## cordic_pipeline_rtl
module cordic_pipeline_rtl( clock, reset, ce, angle_in, sin_out, cos_out, valid_out );
Size in the first run: about 3,400 cells after synthesis, ~40 I/O pins, ~36,000 um^2 of cells after synthesis.
Settings: LEC_CHECK=0, ABC_AREA=1, CAP_MARGIN=40, CELL_PAD_IN_SITES_GLOBAL_PLACEMENT=0, CORE_MARGIN=6, CORE_UTILIZATION=19, CTS_CLUSTER_DIAMETER=378, GPL_TIMING_DRIVEN=0, HOLD_SLACK_MARGIN=0.23, MIN_ROUTING_LAYER=met2, PLACE_DENSITY_LB_ADDON=0.12, SLEW_MARGIN=40, TNS_END_PERCENT=20; clock period 2.46 ns.
run.sh (not shown) runs the stock make flow with config.mk's settings and CLKGATE_MAP_FILE=.
The starting point produced a layout that fails on setup timing.
Edit:
ABC_AREA = not set   (was 1)
CAP_MARGIN = 20   (was 40)
CELL_PAD_IN_SITES_GLOBAL_PLACEMENT = not set   (was 0)
CORE_MARGIN = 2   (was 6)
CORE_UTILIZATION = 40   (was 19)
CTS_CLUSTER_DIAMETER = not set   (was 378)
GPL_TIMING_DRIVEN = not set   (was 0)
HOLD_SLACK_MARGIN = not set   (was 0.23)
MIN_ROUTING_LAYER = not set   (was met2)
PLACE_DENSITY_LB_ADDON = not set   (was 0.12)
SLEW_MARGIN = 20   (was 40)
TNS_END_PERCENT = not set   (was 20)
clock period = 4.26 ns   (was 2.46 ns; I/O delays follow)
Effect:
- With this change the flow finished with timing, DRC and antenna clean
- die area decreases by well over a third
- setup slack gets better by 1.4 ns
- core utilization increases by 19 points
- design area decreases by about a fifth
- flip-flop count stays the same
Edit:
ABC_AREA = 1   (was not set)
CORE_UTILIZATION = 72   (was 40)
CTS_CLUSTER_DIAMETER = 34   (was not set)
MAX_ROUTING_LAYER = met4   (was not set)
clock period = 2.55 ns   (was 4.26 ns; I/O delays follow)
Result: The changed run did not get past clock tree synthesis, error DPL-0038; die size came out lower by about 43%; area after synthesis came out higher by about 1.1%; synthesized cell count came out higher by 13%.
Edit:
ABC_AREA = not set   (was 1)
CAP_MARGIN = 0   (was 20)
MAX_ROUTING_LAYER = not set   (was met4)
SETUP_SLACK_MARGIN = 0.92   (was not set)
TNS_END_PERCENT = 5   (was not set)
clock period = 3.09 ns   (was 2.55 ns; I/O delays follow)
The new run failed in global routing; synthesized area fell by 1.1%; synthesized cell count fell by 12%; die area fell by 1.1%.


Starting RTL as in the previous note.
clock: 3.41 ns
lec_check: 0
abc_area: 1
cap_margin: 40
cell_pad_in_sites_global_placement: 2
core_margin: 3
core_utilization: 19
cts_cluster_diameter: 378
gpl_timing_driven: 0
hold_slack_margin: -0.02
min_routing_layer: met2
slew_margin: 15
tns_end_percent: 20
The baseline finished with negative setup slack left.
Change:
Settings changed: CAP_MARGIN 40 to 20, CELL_PAD_IN_SITES_GLOBAL_PLACEMENT 2 to not set, CORE_MARGIN 3 to 2, CORE_UTILIZATION 19 to 70, CTS_CLUSTER_DIAMETER 378 to not set, GPL_TIMING_DRIVEN 0 to not set, HOLD_SLACK_MARGIN -0.02 to not set, MIN_ROUTING_LAYER met2 to not set, PLACE_DENSITY set to 0.35, SETUP_SLACK_MARGIN set to 1.04, SLEW_MARGIN 15 to 20, TNS_END_PERCENT 20 to not set.
Clock period 3.41 ns to 3.73 ns, I/O delays scaled along.
After rerunning: Now the flow stopped in global routing, error GRT-0232; synthesized cell count is unchanged; die size shrinks by 73%; area after synthesis stays the same.
Change:
Settings changed: ABC_AREA 1 to not set, CORE_UTILIZATION 70 to 66, PLACE_DENSITY 0.35 to not set, SETUP_SLACK_MARGIN 1.04 to 0.79.
Clock period 3.73 ns to 3.13 ns, I/O delays scaled along.
Now the flow ran to the end with violations: negative setup slack; synthesized cell count is lower by about 12%; die area went up by 4.8%; area after synthesis goes down by about 1.1%.
Change:
Settings changed: CORE_UTILIZATION 66 to 40, SETUP_SLACK_MARGIN 0.79 to not set.
Clock period 3.13 ns to 4.5 ns, I/O delays scaled along.
Result: With this change the flow completed without violations. Worst setup slack improves by 1.6 ns. Worst hold slack improves by 0.038 ns. Via count went down by 26%. Cell area went down by 18%. Global-route usage went down by 17 points. Synthesized cell count does not change. Routed wire length went down by 45%. Register-to-register slack improves by 1.6 ns. Count of clock-buffer cells in the layout went up by 17.


Starting RTL as in the previous note.
==> flow/design.v (excerpt) <==
module cordic_pipeline_rtl( clock, reset, ce, angle_in, sin_out, cos_out, valid_out );
parameter integer W = 12;  
parameter FXP_MUL = 1024;  
parameter PIPE_LATENCY = 15;  
input clock, reset, ce;
input signed [W-1:0] angle_in;  
output signed [W-1:0] sin_out, cos_out;
output valid_out;
wire signed [11:0] atan[0:10];  
assign atan[0] = 12'sd804;
assign atan[1] = 12'sd475;
assign atan[2] = 12'sd251;
assign atan[3] = 12'sd127;
assign atan[4] = 12'sd64;
assign atan[5] = 12'sd32;
assign atan[6] = 12'sd16;
assign atan[7] = 12'sd8;
assign atan[8] = 12'sd4;
assign atan[9] = 12'sd2;
assign atan[10] = 12'sd1;
wire signed [W-1:0] sin_tab [0:11];
wire signed [W-1:0] cos_tab [0:11];
wire signed [W-1:0] t_angle_tab [0:11];  
wire signed [W-1:0] angle_tab [0:11];
reg unsigned [4:0] valid_cnt;  
always@(posedge clock)
begin
if ( reset == 1'b0 )
valid_cnt <= PIPE_LATENCY;  
else
if( ( valid_cnt != 0 ) && ( ce == 1'b1 ) )
valid_cnt <= valid_cnt - 1;  
end
assign valid_out = ( valid_cnt == 0 )? 1'b1 : 1'b0;  
assign cos_tab[0] = 1.0 * FXP_MUL;
assign sin_tab[0] = 0;
assign angle_tab[0] = 0;
assign t_angle_tab[0] = angle_in;
cordic_step #(0) cordic_step_0 ( clock, ce, sin_tab[0], cos_tab[0], angle_tab[0], t_angle_tab[0], atan[0],
sin_tab[1], cos_tab[1], angle_tab[1], t_angle_tab[1] );
cordic_step #(1) cordic_step_1 ( clock, ce, sin_tab[1], cos_tab[1], angle_tab[1], t_angle_tab[1], atan[1],
sin_tab[2], cos_tab[2], angle_tab[2], t_angle_tab[2] );
cordic_step #(2) cordic_step_2 ( clock, ce, sin_tab[2], cos_tab[2], angle_tab[2], t_angle_tab[2], atan[2],
sin_tab[3], cos_tab[3], angle_tab[3], t_angle_tab[3] );
cordic_step #(3) cordic_step_3 ( clock, ce, sin_tab[3], cos_tab[3], angle_tab[3], t_angle_tab[3], atan[3],
sin_tab[4], cos_tab[4], angle_tab[4], t_angle_tab[4] );
  ...
Settings: LEC_CHECK=0, ABC_AREA=1, CAP_MARGIN=20, CORE_MARGIN=2, CORE_UTILIZATION=72, CTS_CLUSTER_DIAMETER=27, CTS_CLUSTER_SIZE=45, PLACE_DENSITY_LB_ADDON=0.28, SETUP_SLACK_MARGIN=0.92, SLEW_MARGIN=20; clock period 3.64 ns.
The first run died in global routing (GRT-0116).
Then changed:
--- a/flow/config.mk
+++ b/flow/config.mk
@@ -10,7 +10,5 @@
 export CORE_MARGIN = 2
 export CORE_UTILIZATION = 72
-export CTS_CLUSTER_DIAMETER = 27
-export CTS_CLUSTER_SIZE = 45
 export PLACE_DENSITY_LB_ADDON = 0.28
-export SETUP_SLACK_MARGIN = 0.92
+export SETUP_SLACK_MARGIN = -0.24
 export SLEW_MARGIN = 20
The changed run finished but fails on setup timing; synthesized area stays the same; die size is unchanged; synthesized cell count stays the same.
Then changed:
--- a/flow/config.mk
+++ b/flow/config.mk
@@ -9,6 +9,5 @@
 export CAP_MARGIN = 20
 export CORE_MARGIN = 2
-export CORE_UTILIZATION = 72
-export PLACE_DENSITY_LB_ADDON = 0.28
-export SETUP_SLACK_MARGIN = -0.24
+export CORE_UTILIZATION = 65
+export PLACE_DENSITY = 0.36
 export SLEW_MARGIN = 20
==> flow/constraint.sdc (replaced) <==
create_clock -name core_clock -period 2.63 [get_ports {clock}]
set_input_delay 0.5260 -clock core_clock [delete_from_list [all_inputs] [get_ports {clock}]]
set_output_delay 0.5260 -clock core_clock [all_outputs]
set_load 0.01 [all_outputs]
Outcome:
- Now the flow died in global routing with GRT-0232
- synthesized cell count stays the same
- synthesized area does not change
- die area came out higher by 11%


The RTL this note starts from:
==> flow/design.v <==
module cordic_step ( clock, ce, sin_in, cos_in, angle_in, t_angle, atan,
sin_out, cos_out, angle_out, t_angle_out );
parameter integer step = 0;  
parameter integer W = 12;  
input clock, ce;
input signed [W-1:0] sin_in, cos_in, angle_in, t_angle, atan;
output reg signed [W-1:0] sin_out, cos_out, angle_out, t_angle_out;
always @ (posedge clock)
begin
if( ce == 1'b1 )
begin
if(t_angle >= angle_in)
begin
cos_out <= cos_in - (sin_in >>> step);
sin_out <= ((cos_in >>> step) + sin_in);
angle_out <= angle_in + atan;
end
else if (t_angle < angle_in)
begin
cos_out <= cos_in + (sin_in >>> step);
sin_out <= -(cos_in >>> step) + sin_in;
angle_out <= angle_in - atan;
end
t_angle_out <= t_angle;
end  
end
endmodule
module mul_Kn(clock, ce, value_in, value_out, t_angle );
parameter integer W = 12;  
parameter FXP_SHIFT = 10;  
input clock, ce;
input signed[W-1:0] value_in, t_angle;
output reg signed[W-1:0] value_out;
reg signed [2*W-1:0] val, val_0, val_2, val_4, val_5, val_7, val_7_9_d, val_9;  
reg signed [2*W-1:0] val_0_2, val_4_5, val_7_9, val_0_2_4_5, val_0_2_4_5_7_9;  
always @ (posedge clock)
begin
if( ce == 1'b1 )
begin
val = value_in; val_0 <= val; val_2 <= val << 2; val_4 <= val << 4;
val_5 <= val << 5; val_7 <= val << 7; val_9 <= val << 9;
val_0_2 <= val_0 - val_2; val_4_5 <= val_4 - val_5; val_7_9 <= val_7 + val_9;
val_0_2_4_5 <= val_0_2 + val_4_5;
val_7_9_d <= val_7_9;  
val_0_2_4_5_7_9 = val_0_2_4_5 + val_7_9_d;
value_out <= val_0_2_4_5_7_9 >>> FXP_SHIFT;
end
end
endmodule
module cordic_pipeline_rtl( clock, reset, ce, angle_in, sin_out, cos_out, valid_out );
parameter integer W = 12;  
parameter FXP_MUL = 1024;  
parameter PIPE_LATENCY = 15;  
input clock, reset, ce;
input signed [W-1:0] angle_in;  
output signed [W-1:0] sin_out, cos_out;
output valid_out;
wire signed [11:0] atan[0:10];  
assign atan[0] = 12'sd804;
assign atan[1] = 12'sd475;
assign atan[2] = 12'sd251;
assign atan[3] = 12'sd127;
assign atan[4] = 12'sd64;
assign atan[5] = 12'sd32;
assign atan[6] = 12'sd16;
assign atan[7] = 12'sd8;
assign atan[8] = 12'sd4;
assign atan[9] = 12'sd2;
assign atan[10] = 12'sd1;
wire signed [W-1:0] sin_tab [0:11];
wire signed [W-1:0] cos_tab [0:11];
wire signed [W-1:0] t_angle_tab [0:11];  
wire signed [W-1:0] angle_tab [0:11];
reg unsigned [4:0] valid_cnt;  
always@(posedge clock)
begin
if ( reset == 1'b0 )
valid_cnt <= PIPE_LATENCY;  
else
if( ( valid_cnt != 0 ) && ( ce == 1'b1 ) )
valid_cnt <= valid_cnt - 1;  
end
assign valid_out = ( valid_cnt == 0 )? 1'b1 : 1'b0;  
assign cos_tab[0] = 1.0 * FXP_MUL;
assign sin_tab[0] = 0;
assign angle_tab[0] = 0;
assign t_angle_tab[0] = angle_in;
cordic_step #(0) cordic_step_0 ( clock, ce, sin_tab[0], cos_tab[0], angle_tab[0], t_angle_tab[0], atan[0],
sin_tab[1], cos_tab[1], angle_tab[1], t_angle_tab[1] );
cordic_step #(1) cordic_step_1 ( clock, ce, sin_tab[1], cos_tab[1], angle_tab[1], t_angle_tab[1], atan[1],
sin_tab[2], cos_tab[2], angle_tab[2], t_angle_tab[2] );
cordic_step #(2) cordic_step_2 ( clock, ce, sin_tab[2], cos_tab[2], angle_tab[2], t_angle_tab[2], atan[2],
sin_tab[3], cos_tab[3], angle_tab[3], t_angle_tab[3] );
cordic_step #(3) cordic_step_3 ( clock, ce, sin_tab[3], cos_tab[3], angle_tab[3], t_angle_tab[3], atan[3],
sin_tab[4], cos_tab[4], angle_tab[4], t_angle_tab[4] );
cordic_step #(4) cordic_step_4 ( clock, ce, sin_tab[4], cos_tab[4], angle_tab[4], t_angle_tab[4], atan[4],
sin_tab[5], cos_tab[5], angle_tab[5], t_angle_tab[5] );
cordic_step #(5) cordic_step_5 ( clock, ce, sin_tab[5], cos_tab[5], angle_tab[5], t_angle_tab[5], atan[5],
sin_tab[6], cos_tab[6], angle_tab[6], t_angle_tab[6] );
cordic_step #(6) cordic_step_6 ( clock, ce, sin_tab[6], cos_tab[6], angle_tab[6], t_angle_tab[6], atan[6],
sin_tab[7], cos_tab[7], angle_tab[7], t_angle_tab[7] );
cordic_step #(7) cordic_step_7 ( clock, ce, sin_tab[7], cos_tab[7], angle_tab[7], t_angle_tab[7], atan[7],
sin_tab[8], cos_tab[8], angle_tab[8], t_angle_tab[8] );
cordic_step #(8) cordic_step_8 ( clock, ce, sin_tab[8], cos_tab[8], angle_tab[8], t_angle_tab[8], atan[8],
sin_tab[9], cos_tab[9], angle_tab[9], t_angle_tab[9] );
cordic_step #(9) cordic_step_9 ( clock, ce, sin_tab[9], cos_tab[9], angle_tab[9], t_angle_tab[9], atan[9],
sin_tab[10], cos_tab[10], angle_tab[10], t_angle_tab[10] );
cordic_step #(10)cordic_step_10( clock, ce, sin_tab[10], cos_tab[10], angle_tab[10], t_angle_tab[10],
atan[10], sin_tab[11], cos_tab[11], angle_tab[11], t_angle_tab[11] );
mul_Kn mul_Kn_sin ( clock, ce, sin_tab[11], sin_out, t_angle_tab[11] );
mul_Kn mul_Kn_cos ( clock, ce, cos_tab[11], cos_out, t_angle_tab[11] );
endmodule
Settings: LEC_CHECK=0, CAP_MARGIN=20, CORE_MARGIN=2, CORE_UTILIZATION=68, CTS_CLUSTER_SIZE=24, SETUP_SLACK_MARGIN=0.32, SLEW_MARGIN=20; clock period 2.04 ns.
The starting point failed in 5_1_grt.
Then changed:
CORE_UTILIZATION = 63   (was 68)
CTS_CLUSTER_SIZE = not set   (was 24)
SETUP_SLACK_MARGIN = not set   (was 0.32)
After rerunning:
- The changed run produced a layout that fails on negative setup slack
- synthesized area is unchanged
- die area is higher by a little under a tenth
- synthesized cell count is unchanged
Then changed:
ABC_AREA = 1   (was not set)
CORE_UTILIZATION = 70   (was 63)
PLACE_DENSITY = 0.64   (was not set)
SETUP_SLACK_MARGIN = -0.22   (was not set)
clock period = 3.73 ns   (was 2.04 ns; I/O delays follow)
Outcome: The changed run ran to the end with violations: negative setup slack. Flip-flop count does not change. First-iteration DRC count goes down by 5.8%. Routed wire length goes down by 30%. Worst setup slack improves by 2.3 ns.
Then changed:
ABC_AREA = not set   (was 1)
CORE_UTILIZATION = 72   (was 70)
CTS_CLUSTER_DIAMETER = 34   (was not set)
PLACE_DENSITY = not set   (was 0.64)
SETUP_SLACK_MARGIN = not set   (was -0.22)
clock period = 3.09 ns   (was 3.73 ns; I/O delays follow)
Now the flow did not get past 4_1_cts.
Area after synthesis falls slightly.
Die size falls by a few percent.
Synthesized cell count falls by roughly a tenth.
